==> flow/design.v (excerpt) <==
module CLOCK_TOP( 
	   SEG0, SEG1, SEG2, SEG3, SEG4, SEG5, SEG6, SEG7, LED, BUZ_OUT,
	   CLK50M, KEY1, KEY2, KEY3, SW0, SW1, SW2, SW3, SW4, SW5, KNOCK,
	   SENSOR, ROT_A, ROT_B
	   );
Settings: LEC_CHECK=0, CAP_MARGIN=20, CORE_MARGIN=2, CORE_UTILIZATION=61, HOLD_SLACK_MARGIN=0.28, PLACE_DENSITY_LB_ADDON=0.12, SETUP_SLACK_MARGIN=3.28, SLEW_MARGIN=0, TNS_END_PERCENT=5; clock period 11.2 ns.
run.sh (not shown) runs the stock make flow with config.mk's settings and CLKGATE_MAP_FILE=.
Next try:
CORE_ASPECT_RATIO = 1.02   (was unset)
CORE_UTILIZATION = 34   (was 61)
HOLD_SLACK_MARGIN = unset   (was 0.28)
PLACE_DENSITY_LB_ADDON = unset   (was 0.12)
SETUP_SLACK_MARGIN = unset   (was 3.28)
SLEW_MARGIN = 20   (was 0)
TNS_END_PERCENT = unset   (was 5)
clock period = 20.0 ns   (was 11.2 ns; I/O delays follow)
The new run went through all stages and came out clean.
Wire length grows by a few percent.
Via count shrinks slightly.
Sequential share of layout area shrinks by 1.0 points.
Clock power shrinks by a quarter to a third.
Power shrinks by well over a third.
Worst setup slack is better by 7.1 ns.
Die area grows by well over a third.
Next try:
ABC_AREA = 1   (was unset)
CORE_ASPECT_RATIO = unset   (was 1.02)
CORE_UTILIZATION = 72   (was 34)
clock period = 30.1 ns   (was 20.0 ns; I/O delays follow)
What happened: Clock skew decreases by 0.012 ns; non-clock buffer count decreases by 2; flip-flop count does not change; critical path depth increases by 1; final area increases by 4.4%; via count increases by 26%; count of clock-buffer cells in the layout decreases by 2; sequential power decreases by 34%.

---

Starting RTL as in the previous note.
export LEC_CHECK = 0
export ABC_AREA = 0
export CAP_MARGIN = 30
export CELL_PAD_IN_SITES_DETAIL_PLACEMENT = 1
export CORE_ASPECT_RATIO = 1.86
export CORE_MARGIN = 9
export CORE_UTILIZATION = 32
export CTS_CLUSTER_SIZE = 93
export GPL_ROUTABILITY_DRIVEN = 0
export HOLD_SLACK_MARGIN = 0.16
export MAX_ROUTING_LAYER = met5
export MIN_ROUTING_LAYER = met1
export PLACE_DENSITY = 0.39
export SLEW_MARGIN = 20
export TNS_END_PERCENT = 10
create_clock -name core_clock -period 12.3 [get_ports {CLK50M}]
Edit:
ABC_AREA = unset   (was 0)
CAP_MARGIN = 20   (was 30)
CELL_PAD_IN_SITES_DETAIL_PLACEMENT = unset   (was 1)
CORE_ASPECT_RATIO = unset   (was 1.86)
CORE_MARGIN = 2   (was 9)
CORE_UTILIZATION = 40   (was 32)
CTS_CLUSTER_SIZE = unset   (was 93)
GPL_ROUTABILITY_DRIVEN = unset   (was 0)
HOLD_SLACK_MARGIN = unset   (was 0.16)
MAX_ROUTING_LAYER = unset   (was met5)
MIN_ROUTING_LAYER = unset   (was met1)
PLACE_DENSITY = unset   (was 0.39)
TNS_END_PERCENT = unset   (was 10)
clock period = 8.31 ns   (was 12.3 ns; I/O delays follow)
After rerunning: Utilization went up by 8.6 points; via count went down by 2.0%; cell area went down by 1.2%; area after synthesis does not change; setup slack is worse by 2200 ps.
Edit:
MIN_ROUTING_LAYER = met2   (was unset)
PLACE_DENSITY = 0.53   (was unset)
clock period = 20.0 ns   (was 8.31 ns; I/O delays follow)
With this change the flow ran to the end with violations: DRC; synthesized area stays the same; sequential share of layout area came out lower by 0.27 points; design area rises by 0.74%; via count came out higher by 40%.
Edit:
CORE_UTILIZATION = 61   (was 40)
MIN_ROUTING_LAYER = unset   (was met2)
PLACE_DENSITY = unset   (was 0.53)
SETUP_SLACK_MARGIN = 3.28   (was unset)
clock period = 13.4 ns   (was 20.0 ns; I/O delays follow)
Now the flow ran to the end with no violations.
Non-clock buffer count climbs by 1.
Total power climbs by 42%.
Utilization climbs by 24 points.
Count of clock-buffer cells in the layout drops by 15.
Die size drops by 34%.
Final cell count drops by 7.8%.
Area after synthesis is unchanged.
Clock skew hardly moves.
Register-to-register slack degrades by 6500 ps.

---

Starting RTL as in the previous note.
## CLOCK_TOP
module CLOCK_TOP( 
	   SEG0, SEG1, SEG2, SEG3, SEG4, SEG5, SEG6, SEG7, LED, BUZ_OUT,
	   CLK50M, KEY1, KEY2, KEY3, SW0, SW1, SW2, SW3, SW4, SW5, KNOCK,
	   SENSOR, ROT_A, ROT_B
	   );
clock: 4.62 ns
lec_check: 0
cap_margin: 20
core_aspect_ratio: 0.89
core_margin: 2
core_utilization: 72
cts_cluster_diameter: 28
cts_cluster_size: 15
place_density_lb_addon: 0.27
setup_slack_margin: 0.67
slew_margin: 20
Edit:
- ABC_AREA: not set -> 1
- CAP_MARGIN: 20 -> 0
- CORE_ASPECT_RATIO: 0.89 -> not set
- CTS_CLUSTER_DIAMETER: 28 -> 317
- CTS_CLUSTER_SIZE: 15 -> 14
- GPL_ROUTABILITY_DRIVEN: not set -> 0
- PLACE_DENSITY_LB_ADDON: 0.27 -> 0.02
- SETUP_SLACK_MARGIN: 0.67 -> 1.15
=> Total power fell by 36%. Wire length goes up by 2.3%. Via count increases by 15%. Synthesized cell count rises by 34%.
Edit:
- ABC_AREA: 1 -> not set
- CAP_MARGIN: 0 -> 20
- CTS_CLUSTER_DIAMETER: 317 -> 28
- CTS_CLUSTER_SIZE: 14 -> not set
- GPL_ROUTABILITY_DRIVEN: 0 -> not set
- PLACE_DENSITY_LB_ADDON: 0.02 -> 0.27
- SETUP_SLACK_MARGIN: 1.15 -> 0.67
Effect:
- The new run completed without violations
- clock power went up to 2.7 times its value
- worst setup slack gets worse by 0.40 ns
- cell area fell by 2.8%
- final cell count came out lower by 23%
- wire length increases by 14%
Edit:
- ABC_AREA: not set -> 1
- CORE_UTILIZATION: 72 -> 71
- CTS_CLUSTER_DIAMETER: 28 -> not set
- PLACE_DENSITY_LB_ADDON: 0.27 -> 0.02
- SETUP_SLACK_MARGIN: 0.67 -> 1.15
After rerunning: The changed run completed with no timing, DRC or antenna violations; worst hold slack loses 0.19 ns; non-clock buffer count is higher by 35; via count came out higher by a few percent; sequential share of layout area goes down by 1.5 points; clock skew fell by 0.015 ns; worst setup slack improved by 0.36 ns; fmax increases by roughly a tenth.

---

run 1:
CLOCK_TOP again, from the RTL that the note above started with.
==> flow/config.mk <==
export PLATFORM = sky130hd
export DESIGN_NAME = CLOCK_TOP
export DESIGN_NICKNAME = CLOCK_TOP
export VERILOG_FILES = /design/flow/design.v
export SDC_FILE = /design/flow/constraint.sdc
export NUM_CORES = 4
export LEC_CHECK = 0
export ABC_AREA = 1
export CAP_MARGIN = 30
export CORE_MARGIN = 2
export CORE_UTILIZATION = 72
export CTS_CLUSTER_DIAMETER = 30
export CTS_CLUSTER_SIZE = 49
export MAX_ROUTING_LAYER = met4
export MIN_ROUTING_LAYER = met1
export PLACE_DENSITY_LB_ADDON = 0.01
export SETUP_SLACK_MARGIN = 3.09
export SLEW_MARGIN = 30
export TNS_END_PERCENT = 5
==> flow/constraint.sdc <==
create_clock -name core_clock -period 10.4 [get_ports {CLK50M}]
set_input_delay 2.0800 -clock core_clock [delete_from_list [all_inputs] [get_ports {CLK50M}]]
set_output_delay 2.0800 -clock core_clock [all_outputs]
set_load 0.01 [all_outputs]
diff inputs: run 1 => run 2
Settings: CTS_CLUSTER_SIZE now 80, was 49; ABC_AREA now 0, was 1; SLEW_MARGIN now 20, was 30; TNS_END_PERCENT now 65, was 5; CTS_CLUSTER_DIAMETER no longer set, was 30; SETUP_SLACK_MARGIN now 1.34, was 3.09; the clock period (ns, I/O delays scaled along) now 4.62, was 10.4.
==> results <==
Run 2 against run 1: total power consumption of the routed design rose by about 50%, slew at the pin closest to its max-slew limit fell by 7.7 ps, chip area line of the yosys report fell by about 8%, post-placement cell area fell by about 7.5%.
Relative to run 2, the following input files were edited for run 3:
Settings: CTS_CLUSTER_SIZE: 80 -> 100; MIN_ROUTING_LAYER: met1 -> unset; MAX_ROUTING_LAYER: met4 -> unset; PLACE_DENSITY_LB_ADDON: 0.01 -> unset; SETUP_SLACK_MARGIN: 1.34 -> unset; CAP_MARGIN: 30 -> 20; ABC_AREA: 0 -> 1; TNS_END_PERCENT: 65 -> unset.
- Run 3 vs. run 2: final core utilization moved down; met3 routed wirelength moved down; wire length of the first global-routing pass moved up; die size moved up.
- Between run 3 and run 2, it is run 3 whose setup slack is lower, by 800 ps.
- Run comparison: run 2 endpoint of the worst setup timing path SEG1[2]; run 3 endpoint of the worst setup timing path SEG2[3]
- Run 3 vs. run 2: via count up 7.7%; final non-filler cell area now sits higher; simple-gate area share of the yosys netlist moved up.
- Run 3 vs run 2: register-to-register slack up in run 3
- Per the comparison of run 3 with run 2, mean instance size in the synthesized netlist down 19%; top fanout value on the critical path up 49.

---

== the baseline ==
CLOCK_TOP again, from the RTL that the note above started with.
## CLOCK_TOP
module CLOCK_TOP( 
	   SEG0, SEG1, SEG2, SEG3, SEG4, SEG5, SEG6, SEG7, LED, BUZ_OUT,
	   CLK50M, KEY1, KEY2, KEY3, SW0, SW1, SW2, SW3, SW4, SW5, KNOCK,
	   SENSOR, ROT_A, ROT_B
	   );
clock: 10.4 ns
lec_check: 0
abc_area: 1
cap_margin: 5
core_aspect_ratio: 1.51
core_margin: 2
core_utilization: 72
cts_cluster_size: 52
hold_slack_margin: -0.1
max_routing_layer: met4
min_routing_layer: met1
place_density: 0.36
setup_slack_margin: 3.09
slew_margin: 15
tns_end_percent: 5
The baseline was carried through to the last stage, and its layout satisfied the timing, design-rule and antenna checks.
Modified inputs, the candidate compared to the baseline
Settings: CAP_MARGIN changed from 5 to 20; CORE_ASPECT_RATIO removed (was 1.51); PLACE_DENSITY removed (was 0.36); ABC_AREA removed (was 1); HOLD_SLACK_MARGIN removed (was -0.1); CORE_UTILIZATION changed from 72 to 30; MAX_ROUTING_LAYER removed (was met4); MIN_ROUTING_LAYER removed (was met1); CTS_CLUSTER_SIZE removed (was 52); SLEW_MARGIN changed from 15 to 20; SETUP_SLACK_MARGIN removed (was 3.09); TNS_END_PERCENT removed (was 5); the clock period (ns, I/O delays scaled along) changed from 10.4 to 8.31.
## What came out
Worst max-slew margin expressed relative to the limit: the candidate better than the baseline
SEG6[4] as the critical path endpoint was reported by the baseline, and SEG1[0] by the candidate.
Relative to the baseline, the adder and majority gate portion of the synthesized area of the candidate is higher by 0.42 points.
Reported clock group power went up by more than a quarter going from the baseline to the candidate.
Summary of the candidate over the baseline: TritonCTS buffer count picked up an extra 7; reg-to-reg setup timing slack lost 2050 ps.
Between the baseline and the candidate, netlist area before placement decreased.
| arrival time reported for the critical path endpoint | higher: the candidate |
The run showing the smaller fraction of synthesized area in multiplexers is the baseline.
The candidate vs the baseline — non-clock buffer count rose 2.

---

Starting RTL as in the previous note.
==> flow/config.mk <==
export PLATFORM = sky130hd
export DESIGN_NAME = CLOCK_TOP
export DESIGN_NICKNAME = CLOCK_TOP
export VERILOG_FILES = /design/flow/design.v
export SDC_FILE = /design/flow/constraint.sdc
export NUM_CORES = 4
export LEC_CHECK = 0
export ABC_AREA = 1
export CAP_MARGIN = 30
export CORE_MARGIN = 3
export CORE_UTILIZATION = 67
export CTS_CLUSTER_SIZE = 93
export MAX_ROUTING_LAYER = met4
export MIN_ROUTING_LAYER = met1
export SETUP_SLACK_MARGIN = 0.86
export SLEW_MARGIN = 20
export TNS_END_PERCENT = 65
==> flow/constraint.sdc <==
create_clock -name core_clock -period 7.25 [get_ports {CLK50M}]
set_input_delay 1.4500 -clock core_clock [delete_from_list [all_inputs] [get_ports {CLK50M}]]
set_output_delay 1.4500 -clock core_clock [all_outputs]
set_load 0.01 [all_outputs]
The starting point completed without violations.
Next try:
ABC_AREA = not set   (was 1)
CAP_MARGIN = 20   (was 30)
CORE_MARGIN = 2   (was 3)
CORE_UTILIZATION = 9   (was 67)
CTS_CLUSTER_SIZE = not set   (was 93)
MAX_ROUTING_LAYER = not set   (was met4)
MIN_ROUTING_LAYER = not set   (was met1)
SETUP_SLACK_MARGIN = not set   (was 0.86)
TNS_END_PERCENT = not set   (was 65)
clock period = 30.1 ns   (was 7.25 ns; I/O delays follow)
After rerunning: Global-route usage decreases by 26 points. Final cell count came out higher by 48%. Flip-flop count is unchanged. Count of clock-buffer cells in the layout came out lower by 2. Total power came out lower by 76%.

---

CLOCK_TOP again, from the RTL that the note above started with.
==> flow/config.mk <==
export PLATFORM = sky130hd
export DESIGN_NAME = CLOCK_TOP
export DESIGN_NICKNAME = CLOCK_TOP
export VERILOG_FILES = /design/flow/design.v
export SDC_FILE = /design/flow/constraint.sdc
export NUM_CORES = 4
export LEC_CHECK = 0
export ABC_AREA = 1
export CAP_MARGIN = 40
export CORE_MARGIN = 2
export CORE_UTILIZATION = 72
export CTS_CLUSTER_DIAMETER = 317
export CTS_CLUSTER_SIZE = 14
export GPL_ROUTABILITY_DRIVEN = 0
export PLACE_DENSITY_LB_ADDON = 0.02
export SETUP_SLACK_MARGIN = 1.15
export SLEW_MARGIN = 40
==> flow/constraint.sdc <==
create_clock -name core_clock -period 4.62 [get_ports {CLK50M}]
set_input_delay 0.9240 -clock core_clock [delete_from_list [all_inputs] [get_ports {CLK50M}]]
set_output_delay 0.9240 -clock core_clock [all_outputs]
set_load 0.01 [all_outputs]
Rerun with:
CAP_MARGIN = 20   (was 40)
CTS_CLUSTER_DIAMETER = not set   (was 317)
CTS_CLUSTER_SIZE = not set   (was 14)
GPL_ROUTABILITY_DRIVEN = not set   (was 0)
PLACE_DENSITY_LB_ADDON = 0.04   (was 0.02)
SETUP_SLACK_MARGIN = 1.31   (was 1.15)
SLEW_MARGIN = 20   (was 40)
Final cell count rose slightly.
Flip-flop count is unchanged.
Core utilization rose by 3.7 points.
Final area grows by a few percent.
Rerun with:
CAP_MARGIN = 0   (was 20)
CTS_CLUSTER_DIAMETER = 397   (was not set)
CTS_CLUSTER_SIZE = 11   (was not set)
HOLD_SLACK_MARGIN = 0.3   (was not set)
PLACE_DENSITY_LB_ADDON = not set   (was 0.04)
SETUP_SLACK_MARGIN = 0.68   (was 1.31)
Total power drops by 6.4%.
Routed wire length drops by 20%.
Setup slack loses 0.28 ns.
Via count drops by 10%.
Hold slack gains 0.057 ns.
Fmax drops by 7.4%.
Sequential cell count does not change.
Die size does not change.

---

exp/umber:
CLOCK_TOP again, from the RTL that the note above started with.
// CLOCK_TOP
module CLOCK_TOP( 
	   SEG0, SEG1, SEG2, SEG3, SEG4, SEG5, SEG6, SEG7, LED, BUZ_OUT,
	   CLK50M, KEY1, KEY2, KEY3, SW0, SW1, SW2, SW3, SW4, SW5, KNOCK,
	   SENSOR, ROT_A, ROT_B
	   );
export LEC_CHECK = 0
export ABC_AREA = 0
export CAP_MARGIN = 20
export CORE_MARGIN = 2
export CORE_UTILIZATION = 72
export CTS_CLUSTER_SIZE = 14
export PLACE_DENSITY_LB_ADDON = 0.16
export SETUP_SLACK_MARGIN = 1.31
export SLEW_MARGIN = 20
create_clock -name core_clock -period 4.62 [get_ports {CLK50M}]
> inputs changed (exp/umber -> exp/amber)
# exp/umber
export LEC_CHECK = 0
export ABC_AREA = 0
export CAP_MARGIN = 20
export CORE_MARGIN = 2
export CORE_UTILIZATION = 72
export CTS_CLUSTER_SIZE = 14
export PLACE_DENSITY_LB_ADDON = 0.16
export SETUP_SLACK_MARGIN = 1.31
export SLEW_MARGIN = 20
create_clock -name core_clock -period 4.62 [get_ports {CLK50M}]
# exp/amber
export LEC_CHECK = 0
export ABC_AREA = 0
export CAP_MARGIN = 20
export CORE_MARGIN = 2
export CORE_UTILIZATION = 72
export CTS_CLUSTER_DIAMETER = 195
export CTS_CLUSTER_SIZE = 14
export PLACE_DENSITY_LB_ADDON = 0.16
export SETUP_SLACK_MARGIN = 1.31
export SLEW_MARGIN = 20
export TNS_END_PERCENT = 5
create_clock -name core_clock -period 4.62 [get_ports {CLK50M}]
==> comparison <==
- Compare exp/amber and exp/umber | via count lower: exp/amber
- exp/amber ended with less post-detailed-routing wire length than exp/umber.
- Of exp/amber and exp/umber, the higher post-detailed-placement half-perimeter wirelength belongs to exp/amber.
- From exp/umber to exp/amber, number of storage elements in the synthesis netlist did not move at all.
- exp/amber vs exp/umber: post-route cell area down by a few percent
For exp/tundra, these inputs were changed with respect to exp/amber:
# exp/amber
export LEC_CHECK = 0
export ABC_AREA = 0
export CAP_MARGIN = 20
export CORE_MARGIN = 2
export CORE_UTILIZATION = 72
export CTS_CLUSTER_DIAMETER = 195
export CTS_CLUSTER_SIZE = 14
export PLACE_DENSITY_LB_ADDON = 0.16
export SETUP_SLACK_MARGIN = 1.31
export SLEW_MARGIN = 20
export TNS_END_PERCENT = 5
create_clock -name core_clock -period 4.62 [get_ports {CLK50M}]
# exp/tundra
export LEC_CHECK = 0
export ABC_AREA = 1
export CAP_MARGIN = 0
export CORE_MARGIN = 2
export CORE_UTILIZATION = 72
export CTS_CLUSTER_DIAMETER = 317
export CTS_CLUSTER_SIZE = 14
export GPL_ROUTABILITY_DRIVEN = 0
export PLACE_DENSITY_LB_ADDON = 0.02
export SETUP_SLACK_MARGIN = 1.31
export SLEW_MARGIN = 20
create_clock -name core_clock -period 4.62 [get_ports {CLK50M}]
==> results <==
- Design area delta for exp/tundra relative to exp/amber: 14% higher
- Shortest period the worst path allows, exp/amber and exp/tundra, higher one = exp/tundra.
- Re clock tree buffer count of the final layout: exp/amber and exp/tundra aren't equal, and the higher value belongs to exp/amber.
- Iteration tally of the first detailed-router pass, exp/amber and exp/tundra: lower on exp/tundra
- exp/tundra completed; timing, DRC and antenna clean
- Taking exp/amber as the reference, in exp/tundra fraction of the core area occupied by cells at floorplan lost 0.65 points, share of the clock period used by the worst path went up by 7.4 points, synthesized cell area higher, via count saw an increase.
- Worst setup slack (exp/tundra over exp/amber): decrease, 0.34 ns
- The core of exp/tundra is more densely filled than that of exp/amber.
For exp/ember, these inputs were changed with respect to exp/tundra:
# exp/tundra
export LEC_CHECK = 0
export ABC_AREA = 1
export CAP_MARGIN = 0
export CORE_MARGIN = 2
export CORE_UTILIZATION = 72
export CTS_CLUSTER_DIAMETER = 317
export CTS_CLUSTER_SIZE = 14
export GPL_ROUTABILITY_DRIVEN = 0
export PLACE_DENSITY_LB_ADDON = 0.02
export SETUP_SLACK_MARGIN = 1.31
export SLEW_MARGIN = 20
create_clock -name core_clock -period 4.62 [get_ports {CLK50M}]
# exp/ember
export LEC_CHECK = 0
export ABC_AREA = 0
export CAP_MARGIN = 0
export CORE_MARGIN = 2
export CORE_UTILIZATION = 72
export CTS_CLUSTER_SIZE = 14
export MAX_ROUTING_LAYER = met4
export MIN_ROUTING_LAYER = met1
export PLACE_DENSITY_LB_ADDON = 0.06
export SETUP_SLACK_MARGIN = 1.31
export SLEW_MARGIN = 20
export TNS_END_PERCENT = 65
create_clock -name core_clock -period 4.62 [get_ports {CLK50M}]
[summary]
exp/ember vs exp/tundra — total nets after synthesis dropped by more than 10%
exp/ember vs. exp/tundra: core area saw a decrease, area of the mapped netlist saw a decrease, post-layout minimum cycle time saw a decrease, portion of the layout cell area used by clock cells saw an increase, synthesized cell count saw a decrease.
When exp/ember is set beside exp/tundra, its number of levels in the clock H-tree turns out to be 1 larger.
Going from exp/tundra to exp/ember, fmax grew by more than 10%.
Higher share of the final layout cell area in sequential cells goes to exp/ember over exp/tundra.
Looking only at number of antenna violations at the first check in global routing, and setting everything else aside, the higher value of exp/tundra and exp/ember goes to exp/tundra.
Against exp/tundra as the reference, exp/ember delivers a lower via count.
Power and IR drop assume default switching activity.
